==> flow/design.v (excerpt) <==
module ALU (
    input  logic clk,
    input  logic rst_n,
    input  logic [5:0] alu_op,
    input  logic word,
    input  logic [15:0] a,
    input  logic [15:0] b,
    input  logic cf_in,
    input  logic [4:0] shift_cnt,
    output logic [15:0] result
);
==> flow/config.mk <==
export PLATFORM = sky130hd
export DESIGN_NAME = ALU
export DESIGN_NICKNAME = ALU
export VERILOG_FILES = /design/flow/design.v
export SDC_FILE = /design/flow/constraint.sdc
export NUM_CORES = 4
export LEC_CHECK = 0
export CAP_MARGIN = 5
export CORE_MARGIN = 2
export CORE_UTILIZATION = 72
export CTS_CLUSTER_SIZE = 36
export HOLD_SLACK_MARGIN = 0.29
export PLACE_DENSITY_LB_ADDON = 0.2
export SLEW_MARGIN = 25
export TNS_END_PERCENT = 5
==> flow/constraint.sdc <==
create_clock -name core_clock -period 85.3 [get_ports {clk}]
set_input_delay 17.0600 -clock core_clock [delete_from_list [all_inputs] [get_ports {clk}]]
set_output_delay 17.0600 -clock core_clock [all_outputs]
set_load 0.01 [all_outputs]
run.sh (not shown) runs the stock make flow with config.mk's settings and CLKGATE_MAP_FILE=.
The first run finished with timing, DRC and antenna clean.
Edit:
Settings changed: CAP_MARGIN 5 to 20, CORE_UTILIZATION 72 to 63, CTS_CLUSTER_SIZE 36 to unset, HOLD_SLACK_MARGIN 0.29 to unset, PLACE_DENSITY_LB_ADDON 0.2 to unset, SLEW_MARGIN 25 to 20.
Clock period 85.3 ns to 29.3 ns, I/O delays scaled along.
- The new run did not get past global routing (5_1_grt) (GRT-0232)
- synthesized cell count stays the same
- synthesized area stays the same
- die area went up by roughly a tenth
Edit:
Settings changed: CORE_UTILIZATION 63 to 57, TNS_END_PERCENT 5 to unset.
Clock period 29.3 ns to 34.3 ns, I/O delays scaled along.
What happened: With this change the flow finished with timing, DRC and antenna clean. Die size rises by 10%. Synthesized area does not change. Synthesized cell count stays the same.
Edit:
Settings changed: CORE_UTILIZATION 57 to 40.
Clock period 34.3 ns to 52.8 ns, I/O delays scaled along.
Outcome: Count of clock-buffer cells in the layout does not change; power drops by 40%; routed wire length shrinks by 2.1%; non-clock buffer count is lower by 124; design area goes down by 5.3%; worst setup slack gains 8.6 ns; worst hold slack is better by 3.7 ns.
Edit:
Settings changed: CTS_CLUSTER_DIAMETER set to 332, CTS_CLUSTER_SIZE set to 100, PLACE_DENSITY set to 0.89.
Clock period 52.8 ns to 100.0 ns, I/O delays scaled along.
The changed run ran to the end with no violations.
Cell count stays flat.
Setup slack is better by 38 ns.
Total power decreases by 47%.
Critical path depth is higher by 1.
Area after synthesis does not change.
Worst hold slack gains 9.4 ns.
Synthesized cell count does not change.
Clock-buffer cell count is unchanged.
Core utilization shrinks by 0.16 points.


red:
ALU again, from the RTL that the note above started with.
clock: 100.0 ns
lec_check: 0
cap_margin: 20
core_aspect_ratio: 0.5
core_margin: 2
core_utilization: 67
cts_cluster_size: 10
slew_margin: 20
red reached the final stage; the timing, DRC and antenna checks on its layout passed.
### red -> blue
# red
export LEC_CHECK = 0
export CAP_MARGIN = 20
export CORE_ASPECT_RATIO = 0.5
export CORE_MARGIN = 2
export CORE_UTILIZATION = 67
export CTS_CLUSTER_SIZE = 10
export SLEW_MARGIN = 20
create_clock -name core_clock -period 100.0 [get_ports {clk}]
# blue
export LEC_CHECK = 0
export CAP_MARGIN = 20
export CORE_MARGIN = 2
export CORE_UTILIZATION = 50
export SLEW_MARGIN = 20
create_clock -name core_clock -period 52.8 [get_ports {clk}]
--- outcome ---
The estimated power of blue ends up higher than the estimate for red.
Reported net switching power was lower in the run labelled red.
As far as xor/xnor cell area share of the yosys netlist goes, blue and red are indistinguishable; the numbers are identical.
blue does worse than red on post-route standard cell area excluding fillers.
Summary of blue over red: worst endpoint data arrival time decreased 9.74 ns; first-pass GRT wire length increased about 4%.
What green does differently from blue at the input level:
# blue
export LEC_CHECK = 0
export CAP_MARGIN = 20
export CORE_MARGIN = 2
export CORE_UTILIZATION = 50
export SLEW_MARGIN = 20
create_clock -name core_clock -period 52.8 [get_ports {clk}]
# green
export LEC_CHECK = 0
export CAP_MARGIN = 20
export CORE_MARGIN = 2
export CORE_UTILIZATION = 25
export SLEW_MARGIN = 20
create_clock -name core_clock -period 52.8 [get_ports {clk}]
[summary]
- green against blue: non-clock buffer count increased 10; layout-stage area growth over the synthesis result increased 4.0 points; total power per unit cell area decreased 6.1%; power in sequential cells essentially unchanged; combinational share of cell area decreased 3.0 points.
- For green, the launching element of the worst setup path was b[5], unlike blue, where it was b[14].
- Compared with blue, number of cells in the finished layout apart from fillers in green increased by more than 10%.
- Re net count of the finished layout: blue and green aren't equal, and the higher value belongs to green.
Changes in orange relative to green:
# green
export LEC_CHECK = 0
export CAP_MARGIN = 20
export CORE_MARGIN = 2
export CORE_UTILIZATION = 25
export SLEW_MARGIN = 20
create_clock -name core_clock -period 52.8 [get_ports {clk}]
# orange
export LEC_CHECK = 0
export CAP_MARGIN = 20
export CORE_MARGIN = 2
export CORE_UTILIZATION = 63
export SLEW_MARGIN = 30
create_clock -name core_clock -period 31.6 [get_ports {clk}]
Results
The layout from orange, despite a flow that completed every stage, fails the layout checks, with the failing checks listed as negative setup slack.
orange gives less relative contribution of the clock network to total power than green did.
Power: orange draws more than green
Re flip-flop count: no difference whatsoever between green and orange.
Per the comparison of orange with green, routed wire length +16000 um; initial core utilization +38 points; final critical-path share of the clock period +21 points.
Hold slack delta (orange − green): unfavourable


Starting RTL as in the previous note.
export LEC_CHECK = 0
export CAP_MARGIN = 5
export CORE_MARGIN = 2
export CORE_UTILIZATION = 67
export CTS_CLUSTER_SIZE = 36
export HOLD_SLACK_MARGIN = 0.29
export SLEW_MARGIN = 20
export TNS_END_PERCENT = 5
create_clock -name core_clock -period 85.3 [get_ports {clk}]
The starting point finished with timing, DRC and antenna clean.
Rerun with:
--- a/flow/config.mk
+++ b/flow/config.mk
@@ -7,7 +7,6 @@
 export LEC_CHECK = 0
-export CAP_MARGIN = 5
+export CAP_MARGIN = 20
 export CORE_MARGIN = 2
-export CORE_UTILIZATION = 67
-export CTS_CLUSTER_SIZE = 36
-export HOLD_SLACK_MARGIN = 0.29
+export CORE_UTILIZATION = 65
+export CTS_CLUSTER_DIAMETER = 84
 export SLEW_MARGIN = 20
==> flow/constraint.sdc (replaced) <==
create_clock -name core_clock -period 30.6 [get_ports {clk}]
set_input_delay 6.1200 -clock core_clock [delete_from_list [all_inputs] [get_ports {clk}]]
set_output_delay 6.1200 -clock core_clock [all_outputs]
set_load 0.01 [all_outputs]
Outcome:
- Now the flow did not get past global routing
- die area rose by 3.0%
- synthesized cell count is unchanged
- area after synthesis does not change


ALU again, from the RTL that the note above started with.
Settings: LEC_CHECK=0, CAP_MARGIN=20, CORE_ASPECT_RATIO=1.96, CORE_MARGIN=2, CORE_UTILIZATION=60, SLEW_MARGIN=20; clock period 100.0 ns.
==> next run, changes <==
Settings changed: ABC_AREA from default to 1, CELL_PAD_IN_SITES_GLOBAL_PLACEMENT from default to 3, CORE_ASPECT_RATIO 1.96 to 0.5, CORE_UTILIZATION 60 to 29, CTS_CLUSTER_DIAMETER from default to 397, CTS_CLUSTER_SIZE from default to 98, GPL_ROUTABILITY_DRIVEN from default to 0, HOLD_SLACK_MARGIN from default to -0.06, PLACE_DENSITY_LB_ADDON from default to 0.19, TNS_END_PERCENT from default to 40.
- non-clock buffer count is lower by 11
- power is lower by 14%
- via count is lower by 7.6%
- critical path depth is higher by 59
- combinational power is lower by 16%
- sequential power is higher by 5.2%


08-26:
ALU again, from the RTL that the note above started with.
export LEC_CHECK = 0
export CAP_MARGIN = 20
export CORE_MARGIN = 2
export CORE_UTILIZATION = 65
export CTS_CLUSTER_DIAMETER = 98
export SLEW_MARGIN = 20
export TNS_END_PERCENT = 5
create_clock -name core_clock -period 29.6 [get_ports {clk}]
FAIL 08-26 @ global routing: tool exited with error
Here is what was changed in the inputs of 03-27 compared with 08-26.
Settings: CTS_CLUSTER_DIAMETER: 98 -> unset; ABC_AREA: unset -> 1; the clock period (ns, I/O delays scaled along): 29.6 -> 56.3.
## What came out
- 03-27 reached the end of the flow, and the finished layout is clean on the timing, DRC and antenna checks.
- Synthesized area on 03-27 is behind 08-26.
- Compare 08-26 and 03-27 | final HPWL from detailed placement higher: 08-26
- Max number of cells in Yosys stat across 08-26 and 03-27: 03-27
- Against 08-26, gate count of the mapped netlist in 03-27 rose by more than 10%.
- The die span in y in 03-27 sits 0.95 µm above the value recorded for 08-26.
- 03-27 vs. 08-26: die area up 1.2%; worst slack at placement went up; post-synthesis share of cell area spent on and-or and or-and gates -9.9 points; post-cts repair resize count decreased by 156 relative to the old numbers; post-CTS repair timing setup buffer count has decreased.


The RTL this note starts from:
==> flow/design.v <==
`timescale 1ns/1ns
module ALU (
    input  logic clk,
    input  logic rst_n,
    input  logic [5:0] alu_op,
    input  logic word,
    input  logic [15:0] a,
    input  logic [15:0] b,
    input  logic cf_in,
    input  logic [4:0] shift_cnt,
    output logic [15:0] result
);
    logic [15:0] a_in, b_in;
    parameter ADD = 6'b000000;
    parameter SUB = 6'b000001;
    parameter CMP = 6'b000010;
    parameter INC = 6'b000011;
    parameter DEC = 6'b000100;
    parameter NEG = 6'b000101;
    parameter AND = 6'b000110;
    parameter OR = 6'b000111;
    parameter XOR = 6'b001000;
    parameter NOT = 6'b001001;
    parameter TEST = 6'b001010;
    parameter SHL = 6'b001011;
    parameter SHR = 6'b001100;
    parameter SAR = 6'b001101;
    parameter ROL = 6'b001110;
    parameter ROR = 6'b001111;
    parameter RCL = 6'b010000;
    parameter RCR = 6'b010001;
    parameter MUL = 6'b010010;
    parameter IMUL = 6'b010011;
    parameter DIV = 6'b010100;
    parameter IDIV = 6'b010101;
    always @(posedge clk or negedge rst_n) begin
        if (!rst_n) begin
            a_in <= 0;
            b_in <= 0;
        end else begin
            case(alu_op)
                ADD: begin
                    result <= a + b;
                end
                SUB: begin
                    result <= a - b;
                end
                CMP: begin
                    result <= a - b;
                end
                INC: begin
                    result <= a + 1;
                end
                DEC: begin
                    result <= a - 1;
                end
                NEG: begin
                    result <= 0 - a;
                end
                AND: begin
                    result <= a & b;
                end
                OR: begin
                    result <= a | b;
                end
                XOR: begin
                    result <= a ^ b;
                end
                NOT: begin
                    result <= ~a;
                end
                TEST: begin
                    result <= a & b;
                end
                SHL: begin
                    result <= a << shift_cnt;
                end
                SHR: begin
                    result <= a >> shift_cnt;
                end
                SAR: begin
                    result <= a >>> shift_cnt;
                end
                ROL: begin
                    result <= {a[15:0], a[15:0]};
                end
                ROR: begin
                    result <= {a[0], a[15:1]};
                end
                RCL: begin
                    result <= {a[15:0], cf_in};
                end
                RCR: begin
                    result <= {cf_in, a[15:0]};
                end
                MUL: begin
                    result <= a * b;    
                end
                IMUL: begin
                    result <= a * b;    
                end
                DIV: begin
                    result <= (b == 16'd0) ? 16'hFFFF : a / b;
                end
                IDIV: begin
                    result <= (b == 16'd0) ? 16'hFFFF : a / b;
                end
            endcase
        end
    end
endmodule
Settings: LEC_CHECK=0, CAP_MARGIN=20, CELL_PAD_IN_SITES_GLOBAL_PLACEMENT=3, CORE_MARGIN=2, CORE_UTILIZATION=40, CTS_CLUSTER_DIAMETER=399, CTS_CLUSTER_SIZE=100, SLEW_MARGIN=20; clock period 100.0 ns.
Edit:
- CELL_PAD_IN_SITES_GLOBAL_PLACEMENT: 3 -> 2
- CORE_ASPECT_RATIO: not set -> 1.98
- CORE_UTILIZATION: 40 -> 29
- CTS_CLUSTER_DIAMETER: 399 -> not set
- CTS_CLUSTER_SIZE: 100 -> not set
- HOLD_SLACK_MARGIN: not set -> -0.06
Outcome: Die size grows by 37%; flip-flop count stays the same; total power grows by 9.6%.


indigo:
RTL: the design.v shown in full above, as it stands there.
clock: 69.8 ns
lec_check: 0
cap_margin: 20
core_aspect_ratio: 0.79
core_margin: 2
core_utilization: 36
cts_cluster_size: 83
gpl_timing_driven: 1
max_routing_layer: met5
slew_margin: 20
Per the final summary, indigo finished and its layout is clean on timing, DRC and antenna.
Inputs modified between indigo and delta:
==> flow/config.mk <==
export PLATFORM = sky130hd
export DESIGN_NAME = ALU
export DESIGN_NICKNAME = ALU
export VERILOG_FILES = /design/flow/design.v
export SDC_FILE = /design/flow/constraint.sdc
export NUM_CORES = 4
export LEC_CHECK = 0
export CAP_MARGIN = 20
export CORE_MARGIN = 2
export CORE_UTILIZATION = 68
export SETUP_SLACK_MARGIN = -2.0
export SLEW_MARGIN = 20
==> flow/constraint.sdc <==
create_clock -name core_clock -period 29.3 [get_ports {clk}]
set_input_delay 5.8600 -clock core_clock [delete_from_list [all_inputs] [get_ports {clk}]]
set_output_delay 5.8600 -clock core_clock [all_outputs]
set_load 0.01 [all_outputs]
delta: it failed with a tool error in 5_1_grt, so there are no final results. In the flow results for indigo and delta, the routability-driven placement congestion ratio is smaller on indigo. delta ended with more total cell area at the placement stage than indigo. Floorplan die height: delta < indigo. Going from indigo to delta, horizontal extent of the die fell by about 35%, initial core utilization rose by 33 points, synthesized cell count stayed essentially flat.
diff inputs: delta => onyx
-- flow/config.mk --
<<< delta, line 9
export CORE_MARGIN = 2
export CORE_UTILIZATION = 68
export SETUP_SLACK_MARGIN = -2.0
export SLEW_MARGIN = 20
>>> onyx, line 9
export CORE_MARGIN = 2
export CORE_UTILIZATION = 65
export CTS_CLUSTER_DIAMETER = 98
export SLEW_MARGIN = 20
==> flow/constraint.sdc <==
create_clock -name core_clock -period 36.7 [get_ports {clk}]
set_input_delay 7.3400 -clock core_clock [delete_from_list [all_inputs] [get_ports {clk}]]
set_output_delay 7.3400 -clock core_clock [all_outputs]
set_load 0.01 [all_outputs]
### Flow results
onyx | stages: all done | timing, DRC, antenna: all pass. Max starting density of the core across delta and onyx: delta. Post-CTS setup buffer count: delta and onyx compared, lower one is onyx. Cell resize tally after clock tree synthesis: higher on delta. Higher area of placed instances among delta and onyx: delta.


// ALU: RTL as listed in full above, without the edits since
Settings: LEC_CHECK=0, ABC_AREA=1, CAP_MARGIN=20, CORE_ASPECT_RATIO=0.79, CORE_MARGIN=2, CORE_UTILIZATION=72, CTS_CLUSTER_DIAMETER=219, CTS_CLUSTER_SIZE=83, GPL_TIMING_DRIVEN=1, MAX_ROUTING_LAYER=met5, PLACE_DENSITY=0.35, SLEW_MARGIN=20; clock period 29.6 ns.
The first run completed, yet does not pass: setup timing.
Next try:
CORE_ASPECT_RATIO = not set   (was 0.79)
CORE_UTILIZATION = 52   (was 72)
CTS_CLUSTER_DIAMETER = not set   (was 219)
CTS_CLUSTER_SIZE = not set   (was 83)
GPL_TIMING_DRIVEN = not set   (was 1)
MAX_ROUTING_LAYER = not set   (was met5)
PLACE_DENSITY = 0.42   (was 0.35)
clock period = 46.3 ns   (was 29.6 ns; I/O delays follow)
Now the flow completed without violations. Power shrinks by about 44%. Die size goes up by about 37%. Sequential share of layout area climbs by 0.28 points. Design area drops by 10%.
Next try:
CORE_UTILIZATION = 71   (was 52)
CTS_CLUSTER_DIAMETER = 393   (was not set)
CTS_CLUSTER_SIZE = 98   (was not set)
clock period = 30.4 ns   (was 46.3 ns; I/O delays follow)
After rerunning:
- Now the flow reached the layout checks and failed them: setup timing
- first-iteration DRC count is higher by 140%
- utilization is higher by 29 points
- via count is higher by 16%
- global-route usage is higher by 12 points
- non-clock buffer count is higher by 96
- sequential power is higher by about 50%
- count of clock-buffer cells in the layout does not change
- total power is higher by about 70%
- area after synthesis is unchanged
- clock power is higher by about 56%
- routed wire length is higher by 15%
Next try:
CORE_UTILIZATION = 56   (was 71)
CTS_CLUSTER_DIAMETER = not set   (was 393)
PLACE_DENSITY = not set   (was 0.42)
Effect: Now the flow passed the timing, DRC and antenna checks. Routed wire length is lower by about 4.4%. Setup slack gains 1.4 ns. Design area is higher by about 0.8%. Die size is higher by about 26%. Area after synthesis does not change. Sequential share of layout area is about the same. Critical path depth is higher by 8. Total power is lower by about 4%. Count of clock-buffer cells in the layout stays the same. Sequential cell count stays the same.
Next try:
ABC_AREA = not set   (was 1)
CORE_UTILIZATION = 40   (was 56)
CTS_CLUSTER_SIZE = not set   (was 98)
clock period = 100.0 ns   (was 30.4 ns; I/O delays follow)
After rerunning: The new run finished with timing, DRC and antenna clean. Setup slack gets better by 47 ns. Total power decreases by 68%. Cell count went down by 12%. Die area is higher by 37%. Via count drops by 6.9%. Synthesized cell count is lower by 15%.
No activity file was given, so power comes from the tool's default toggle rates.
